==> exp/willow <==
## ahb_lite_fir_filter
module ahb_lite_fir_filter(
    input clk,
          n_rst,
    input logic hsel,
    input logic [3:0] haddr,
    input logic hsize,
    input logic [1:0] htrans,
    input logic hwrite,
    input logic [15:0] hwdata,
    output logic [15:0] hrdata,
    output logic hresp
);
logic [15:0] fir_out, sample_data, fir_coefficient;
logic [1:0] coefficient_num;
logic processed, err, modwait, data_ready, new_coefficient_set, load_coeff, clear_new_coefficient;
ahb_lite_slave AHB (.clk(clk), 
                    .n_rst(n_rst),
                    .fir_out(fir_out),
                    .modwait(modwait),
                    .err(err),
                    .sample_data(sample_data),
                    .data_ready(data_ready),
                    .fir_coefficient(fir_coefficient),
                    .new_coefficient_set(new_coefficient_set),
                    .coefficient_num(coefficient_num),
                    .clear_new_coefficient(clear_new_coefficient),
                    .hsel(hsel),
                    .htrans(htrans),
                    .haddr(haddr),
                    .hsize(hsize),
                    .hwrite(hwrite),
                    .hwdata(hwdata),
                    .hrdata(hrdata),
                    .hresp(hresp),
                    .processed(processed));
coefficient_loader CFL  (.clk(clk),
                        .n_reset(n_rst),
                        .new_coefficient_set(new_coefficient_set),
                        .modwait(modwait),
                        .load_coeff(load_coeff),
                        .coefficient_num(coefficient_num),
  ...
Settings: LEC_CHECK=0, ABC_AREA=1, CAP_MARGIN=20, CELL_PAD_IN_SITES_GLOBAL_PLACEMENT=0, CORE_MARGIN=2, CORE_UTILIZATION=70, CTS_CLUSTER_DIAMETER=344, CTS_CLUSTER_SIZE=15, GPL_ROUTABILITY_DRIVEN=1, GPL_TIMING_DRIVEN=1, HOLD_SLACK_MARGIN=-0.09, MAX_ROUTING_LAYER=met4, PLACE_DENSITY_LB_ADDON=0.02, SETUP_SLACK_MARGIN=2.07, SLEW_MARGIN=35; clock period 7.2 ns.
run.sh (not shown) runs the stock make flow with config.mk's settings and CLKGATE_MAP_FILE=.
==> inputs of exp/juniper, as changes to exp/willow <==
Settings changed: CAP_MARGIN 20 to 0, CORE_ASPECT_RATIO from default to 0.9, CORE_UTILIZATION 70 to 72, CTS_CLUSTER_DIAMETER 344 to default, CTS_CLUSTER_SIZE 15 to 80, HOLD_SLACK_MARGIN -0.09 to 0.3, MAX_ROUTING_LAYER met4 to met5, PLACE_DENSITY_LB_ADDON 0.02 to 0.21, SETUP_SLACK_MARGIN 2.07 to -0.3.
==> flow/constraint.sdc (replaced) <==
create_clock -name core_clock -period 3.37 [get_ports {clk}]
set_input_delay 0.6740 -clock core_clock [delete_from_list [all_inputs] [get_ports {clk}]]
set_output_delay 0.6740 -clock core_clock [all_outputs]
set_load 0.01 [all_outputs]
==> results <==
metric	exp/juniper	exp/willow
Yosys cell count	4382	4382
Share of cell area taken by muxes after synthesis	0.215%	0.215%
Post-CTS setup buffer count	21	49
Worst setup slack before clock tree synthesis	-4.62 ns	-0.854 ns
Clock root buffer	sky130_fd_sc_hd__clkbuf_16	sky130_fd_sc_hd__clkbuf_16
Run status	stopped before the end	stopped before the end
Failing step	5_1_grt	5_1_grt
Detailed Place HPWL	104000 um	99100 um
Inserted Clock Buffers	45	31
Mean post-synth cell area	7.45 um2	7.45 um2
Netlist area before placement	32700 um2	32700 um2
Cells after DPL	5538	5272
Most repeated cell in the gate-level netlist after synthesis	sky130_fd_sc_hd__nand2_1	sky130_fd_sc_hd__nand2_1
Die Area	47100 um2	48400 um2
Unique masters post-synth	71	71
DP Area	38900 um2	37000 um2
Number of I/O pins	44	44
Count of standard-cell rows	74	79
Core Footprint	45100 um2	46300 um2
Routability cong.	1.12	1.11
Cts-stage hold buffer count	1	0
Depth of the CTS H-tree	2	1
Gate count after technology mapping	4382	4382
Horizontal die size	228 um	220 um
Post-cts resize count	115	277
Die Y	206 um	220 um
Initial cell density of the core	72.4%	70.6%

* * *

==> inputs of run R <==
Starting RTL as in the previous note.
Settings: LEC_CHECK=0, CAP_MARGIN=15, CELL_PAD_IN_SITES_DETAIL_PLACEMENT=0, CELL_PAD_IN_SITES_GLOBAL_PLACEMENT=1, CORE_MARGIN=4, CORE_UTILIZATION=37, CTS_CLUSTER_SIZE=60, GPL_ROUTABILITY_DRIVEN=1, GPL_TIMING_DRIVEN=1, MAX_ROUTING_LAYER=met4, PLACE_DENSITY_LB_ADDON=0.18, SETUP_SLACK_MARGIN=1.45, SLEW_MARGIN=15; clock period 11.9 ns.
==> inputs of run X, as changes to run R <==
Settings changed: CAP_MARGIN 15 to 20, CELL_PAD_IN_SITES_DETAIL_PLACEMENT 0 to unset, CELL_PAD_IN_SITES_GLOBAL_PLACEMENT 1 to 0, CORE_MARGIN 4 to 2, CORE_UTILIZATION 37 to 70, CTS_CLUSTER_DIAMETER set to 344, CTS_CLUSTER_SIZE 60 to 15, HOLD_SLACK_MARGIN set to -0.09, PLACE_DENSITY_LB_ADDON 0.18 to 0.02, SETUP_SLACK_MARGIN 1.45 to -0.55, SLEW_MARGIN 15 to 35.
==> flow/constraint.sdc (replaced) <==
create_clock -name core_clock -period 7.62 [get_ports {clk}]
set_input_delay 1.5240 -clock core_clock [delete_from_list [all_inputs] [get_ports {clk}]]
set_output_delay 1.5240 -clock core_clock [all_outputs]
set_load 0.01 [all_outputs]
==> results <==
	run X	run R
Final std cells w/o fill	4,490	4,686
Power of the combinational group	501 uW	307 uW
Maximum VDD drop	0.209 mV	0.105 mV
Tap cells	600	1,144
Net switching power of the design	1230 uW	879 uW
Clock network power	1590 uW	1580 uW
Data required time at the worst endpoint	8.15 ns	12.45 ns
Setup violation total in the final timing report	127	0
Clock network area share	2.16%	4.66%
Number of rows in the core area	78	107
Pin count of the biggest net entering global routing	146	116
DRT Pass-1 Iters	13	6
Switching part of the total	27.3%	25.7%
Via density per instance	7.21	5.93
Routability-driven placement congestion ratio	1.13	0.955
Layout Cell Area excl Fill	38,600 sq um	35,800 sq um
Status	failed layout checks	complete, no violations
Reasons for failing layout checks	setup timing	-
Worst-Skew Late Latency	0.65 ns	0.63 ns
Clock-pin slew on the worst setup and hold paths	0.08 ns	0.06 ns
Seq power	2410 uW	1540 uW
Sum of net half-perimeters after detailed placement	91,800 um	91,700 um
Worst Max-Slew Pin Slew	1.17 ns	1.23 ns
Placed instance area	36,400 sq um	34,200 sq um
Power per standard cell area	117 nW/um^2	95.6 nW/um^2
Worst setup slack after placement	-0.802 ns	1.90 ns

* * *

==> run a: inputs <==
ahb_lite_fir_filter again, from the RTL that the note above started with.
==> flow/config.mk <==
export PLATFORM = sky130hd
export DESIGN_NAME = ahb_lite_fir_filter
export DESIGN_NICKNAME = ahb_lite_fir_filter
export VERILOG_FILES = /design/flow/design.v
export SDC_FILE = /design/flow/constraint.sdc
export NUM_CORES = 4
export LEC_CHECK = 0
export ABC_AREA = 0
export CAP_MARGIN = 20
export CORE_MARGIN = 2
export CORE_UTILIZATION = 67
export CTS_CLUSTER_DIAMETER = 375
export CTS_CLUSTER_SIZE = 22
export HOLD_SLACK_MARGIN = -0.08
export SETUP_SLACK_MARGIN = 1.23
export SLEW_MARGIN = 20
==> flow/constraint.sdc <==
create_clock -name core_clock -period 4.77 [get_ports {clk}]
set_input_delay 0.9540 -clock core_clock [delete_from_list [all_inputs] [get_ports {clk}]]
set_output_delay 0.9540 -clock core_clock [all_outputs]
set_load 0.01 [all_outputs]
==> run b (differences from run a) <==
Settings changed: ABC_AREA 0 to not set, CAP_MARGIN 20 to 30, CELL_PAD_IN_SITES_GLOBAL_PLACEMENT set to 2, CORE_ASPECT_RATIO set to 0.55, CORE_UTILIZATION 67 to 19, CTS_CLUSTER_DIAMETER 375 to 260, CTS_CLUSTER_SIZE 22 to not set, GPL_ROUTABILITY_DRIVEN set to 0, HOLD_SLACK_MARGIN -0.08 to 0.26, MAX_ROUTING_LAYER set to met4, PLACE_DENSITY_LB_ADDON set to 0.26, SETUP_SLACK_MARGIN 1.23 to not set, SLEW_MARGIN 20 to 5.
==> flow/constraint.sdc (replaced) <==
create_clock -name core_clock -period 9.0 [get_ports {clk}]
set_input_delay 1.8000 -clock core_clock [delete_from_list [all_inputs] [get_ports {clk}]]
set_output_delay 1.8000 -clock core_clock [all_outputs]
set_load 0.01 [all_outputs]
==> run summary <==
Results of the implementation run.

The run finished with no timing, DRC or antenna violations. The horizontal die size came out at around 560 µm. After detailed placement, the total cell area comes to 37,300 µm². Before CTS, the worst setup slack after placement is ~140 ps.
That was run b.
==> run summary <==
Main metrics from the flow reports.

The flow did not finish. It got as far as global routing and failed there. The placement-stage worst setup slack came out at -3580 ps. The horizontal die size came out at about 220 µm.
That was run a.

* * *

==> inputs of 10-22 <==
ahb_lite_fir_filter again, from the RTL that the note above started with.
Settings: LEC_CHECK=0, ABC_AREA=1, CAP_MARGIN=30, CELL_PAD_IN_SITES_GLOBAL_PLACEMENT=1, CORE_ASPECT_RATIO=0.96, CORE_MARGIN=2, CORE_UTILIZATION=63, CTS_CLUSTER_DIAMETER=254, GPL_ROUTABILITY_DRIVEN=0, GPL_TIMING_DRIVEN=0, HOLD_SLACK_MARGIN=0.25, PLACE_DENSITY_LB_ADDON=0.12, SLEW_MARGIN=20, TNS_END_PERCENT=30; clock period 12.0 ns.
==> inputs of 05-01, as changes to 10-22 <==
==> flow/config.mk (replaced) <==
export PLATFORM = sky130hd
export DESIGN_NAME = ahb_lite_fir_filter
export DESIGN_NICKNAME = ahb_lite_fir_filter
export VERILOG_FILES = /design/flow/design.v
export SDC_FILE = /design/flow/constraint.sdc
export NUM_CORES = 4
export LEC_CHECK = 0
export CAP_MARGIN = 15
export CELL_PAD_IN_SITES_DETAIL_PLACEMENT = 0
export CELL_PAD_IN_SITES_GLOBAL_PLACEMENT = 0
export CORE_MARGIN = 4
export CORE_UTILIZATION = 37
export GPL_ROUTABILITY_DRIVEN = 0
export GPL_TIMING_DRIVEN = 0
export MAX_ROUTING_LAYER = met4
export PLACE_DENSITY_LB_ADDON = 0.18
export SETUP_SLACK_MARGIN = 3.35
export SLEW_MARGIN = 35
==> flow/constraint.sdc (replaced) <==
create_clock -name core_clock -period 11.9 [get_ports {clk}]
set_input_delay 2.3800 -clock core_clock [delete_from_list [all_inputs] [get_ports {clk}]]
set_output_delay 2.3800 -clock core_clock [all_outputs]
set_load 0.01 [all_outputs]
==> inputs of 12-27, as changes to 10-22 <==
==> flow/config.mk (replaced) <==
export PLATFORM = sky130hd
export DESIGN_NAME = ahb_lite_fir_filter
export DESIGN_NICKNAME = ahb_lite_fir_filter
export VERILOG_FILES = /design/flow/design.v
export SDC_FILE = /design/flow/constraint.sdc
export NUM_CORES = 4
export LEC_CHECK = 0
export CAP_MARGIN = 20
export CORE_MARGIN = 2
export CORE_UTILIZATION = 72
export CTS_CLUSTER_DIAMETER = 356
export CTS_CLUSTER_SIZE = 97
export PLACE_DENSITY = 0.38
export SETUP_SLACK_MARGIN = 1.07
export SLEW_MARGIN = 20
==> flow/constraint.sdc (replaced) <==
create_clock -name core_clock -period 4.86 [get_ports {clk}]
set_input_delay 0.9720 -clock core_clock [delete_from_list [all_inputs] [get_ports {clk}]]
set_output_delay 0.9720 -clock core_clock [all_outputs]
set_load 0.01 [all_outputs]
==> results.py <==
# Physical implementation metrics
metrics = {
    "logic_synthesis": {
        "aoi_share": 0.160,
        "syn_area_per_cell_sq_um": 9.15,
        "yosysChipArea_sq_um": 32200,
        "simple_gate_area_frac": 0.149,
        "ys_cells": 3523,
        "logic_family": "adder cells",
        "syn_nets": 3881,
        "topCellsByArea": "dfrtp_1 (32%), fa_1 (12%), mux2_2 (5.6%)",
        "synth_area_sq_um": 32200,
        "yosysUniqueCellTypes": 82,
        "common_cells": "nand2_1 (455), dfrtp_1 (418), nor2_1 (401)",
        "mux_area_frac": 0.117,
    },
    "floorplan": {
        "coreArea_sq_um": 44200,
        "num_rows": 77,
        "dieArea_sq_um": 46500,
        "fp-utilization": 0.729,
    },
    "outcome": {
        "stop_stage": "5_1_grt",
        "status": "stopped before the end",
        "error": "[ERROR GRT-0232] Routing congestion too high. Check the congestion heatmap in the GUI.",
    },
}
the above is filed under 12-27

==> results.py <==
# Physical implementation metrics
metrics = {
    "outcome": {
        "status": "stopped before the end",
        "error": "[ERROR FLW-0024] Place density exceeds 1.0 (current PLACE_DENSITY_LB_ADDON =  0.12). Please check if the value of  PLACE_DENSITY_LB_ADDON is between 0 and 0.99.",
        "stop_stage": "3_1_place_gp_skip_io",
    },
    "logic_synthesis": {
        "syn_nets": 4740,
        "simple_gate_area_frac": 0.245,
        "syn_area_per_cell_sq_um": 7.45,
        "yosysUniqueCellTypes": 71,
        "logic_family": "simple AND/OR/NAND/NOR gates",
        "common_cells": "nand2_1 (1284), inv_1 (577), dfrtp_1 (418)",
        "synth_area_sq_um": 32700,
        "mux_area_frac": 0.00215,
        "ys_cells": 4382,
    },
    "floorplan": {
        "num_rows": 81,
        "fp-utilization": 0.639,
        "coreArea_sq_um": 51100,
    },
}
the above is filed under 10-22

==> results.py <==
# Physical implementation metrics
metrics = {
    "outcome": {
        "status": "finished clean",
    },
    "logic_synthesis": {
        "ys_cells": 3523,
        "yosysUniqueCellTypes": 82,
        "simple_gate_area_frac": 0.149,
        "syn_nets": 3881,
        "synth_area_sq_um": 32200,
        "yosysChipArea_sq_um": 32200,
        "mux_area_frac": 0.117,
        "topCellsByArea": "dfrtp_1 (32%), fa_1 (12%), mux2_2 (5.6%)",
    },
    "floorplan": {
        "num_rows": 107,
        "dieArea_sq_um": 91900,
        "coreArea_sq_um": 85800,
        "fp-utilization": 0.376,
    },
}
the above is filed under 05-01


* * *

==> inputs of job 8181 <==
Starting RTL as in the previous note.
==> flow/config.mk <==
export PLATFORM = sky130hd
export DESIGN_NAME = ahb_lite_fir_filter
export DESIGN_NICKNAME = ahb_lite_fir_filter
export VERILOG_FILES = /design/flow/design.v
export SDC_FILE = /design/flow/constraint.sdc
export NUM_CORES = 4
export LEC_CHECK = 0
export CAP_MARGIN = 30
export CELL_PAD_IN_SITES_GLOBAL_PLACEMENT = 2
export CORE_ASPECT_RATIO = 0.55
export CORE_MARGIN = 2
export CORE_UTILIZATION = 38
export CTS_CLUSTER_DIAMETER = 260
export GPL_ROUTABILITY_DRIVEN = 0
export HOLD_SLACK_MARGIN = 0.26
export PLACE_DENSITY_LB_ADDON = 0.26
export SLEW_MARGIN = 20
==> flow/constraint.sdc <==
create_clock -name core_clock -period 9.0 [get_ports {clk}]
set_input_delay 1.8000 -clock core_clock [delete_from_list [all_inputs] [get_ports {clk}]]
set_output_delay 1.8000 -clock core_clock [all_outputs]
set_load 0.01 [all_outputs]
==> job 1235 (differences from job 8181) <==
- ABC_AREA: default -> 1
- CELL_PAD_IN_SITES_GLOBAL_PLACEMENT: 2 -> 1
- CORE_ASPECT_RATIO: 0.55 -> 0.96
- CORE_UTILIZATION: 38 -> 63
- CTS_CLUSTER_DIAMETER: 260 -> 254
- CTS_CLUSTER_SIZE: default -> 74
- GPL_TIMING_DRIVEN: default -> 0
- HOLD_SLACK_MARGIN: 0.26 -> 0.05
- MAX_ROUTING_LAYER: default -> met4
- PLACE_DENSITY_LB_ADDON: 0.26 -> 0.12
- SETUP_SLACK_MARGIN: default -> 0.49
- SLEW_MARGIN: 20 -> 15
- TNS_END_PERCENT: default -> 80
==> flow/constraint.sdc (replaced) <==
create_clock -name core_clock -period 9.14 [get_ports {clk}]
set_input_delay 1.8280 -clock core_clock [delete_from_list [all_inputs] [get_ports {clk}]]
set_output_delay 1.8280 -clock core_clock [all_outputs]
set_load 0.01 [all_outputs]
==> out/qor.rpt <==
OUTCOME
----------------------------------------------------------------
Result of the run                                   finished clean

CLOCKING
----------------------------------------------------------------
Clock Root Buffer                                   sky130_fd_sc_hd__clkbuf_16

GLOBAL ROUTE
----------------------------------------------------------------
Grt met3 use                                              11.66%

FINAL LAYOUT
----------------------------------------------------------------
Seq_cells                                                    420
Dominant kind of cell                               multi-input combinational cells

LOGIC SYNTHESIS
----------------------------------------------------------------
Top cells by area                                   sky130_fd_sc_hd__dfrtp_1 32%, sky130_fd_sc_hd__fa_1 12%, sky130_fd_sc_hd__mux2_2 5.6%
Mean Syn Cell Area                                     9.148 um2

PWR
----------------------------------------------------------------
Proportion of power drawn by the clock network             43.0%

ROUTE
----------------------------------------------------------------
Routed length on met3                                   20.51 mm
Average wire length per cell after detail routing       28.86 um

That was job 8181.
==> out/qor.rpt <==
LOGIC SYNTHESIS
------------------------------------------------------------------------------------
Primary FF master, synth                                                sky130_fd_sc_hd__dfrtp_1
Number of standard cells reported by yosys                                      4382
Parity-gate share of the synthesized area counting xor and xnor cells        0.7509%
Simple-gate area share of the yosys netlist                                   24.49%
Mean Syn Cell Area                                                         7.453 um2
Proportion of synthesized flip-flops having asynchronous set or reset         100.0%
Ao+oa area frac                                                               15.56%
Post-Syn Area                                                              32660 um2
Tally of unique sky130hd cells used after synthesis                               71
Top cells by area                                                       sky130_fd_sc_hd__dfrtp_1 32%, sky130_fd_sc_hd__nand2_1 15%, sky130_fd_sc_hd__fa_1 12%
Number of flops mapped to enable cells by yosys                                    0
Cell count after synthesis                                                      4382

OUTCOME
------------------------------------------------------------------------------------
First Err                                                               [ERROR FLW-0024] Place density exceeds 1.0 (current PLACE_DENSITY_LB_ADDON =  0.12). Please check if the value of  PLACE_DENSITY_LB_ADDON is between 0 and 0.99.
Last stage                                                              global placement without I/O (3_1_place_gp_skip_io)
Result of the run                                                       stopped before the end

DIE
------------------------------------------------------------------------------------
Die area                                                                   53680 um2
Fp_density                                                                    63.94%

That was job 1235.
Power is estimated from default activity; no workload was simulated.
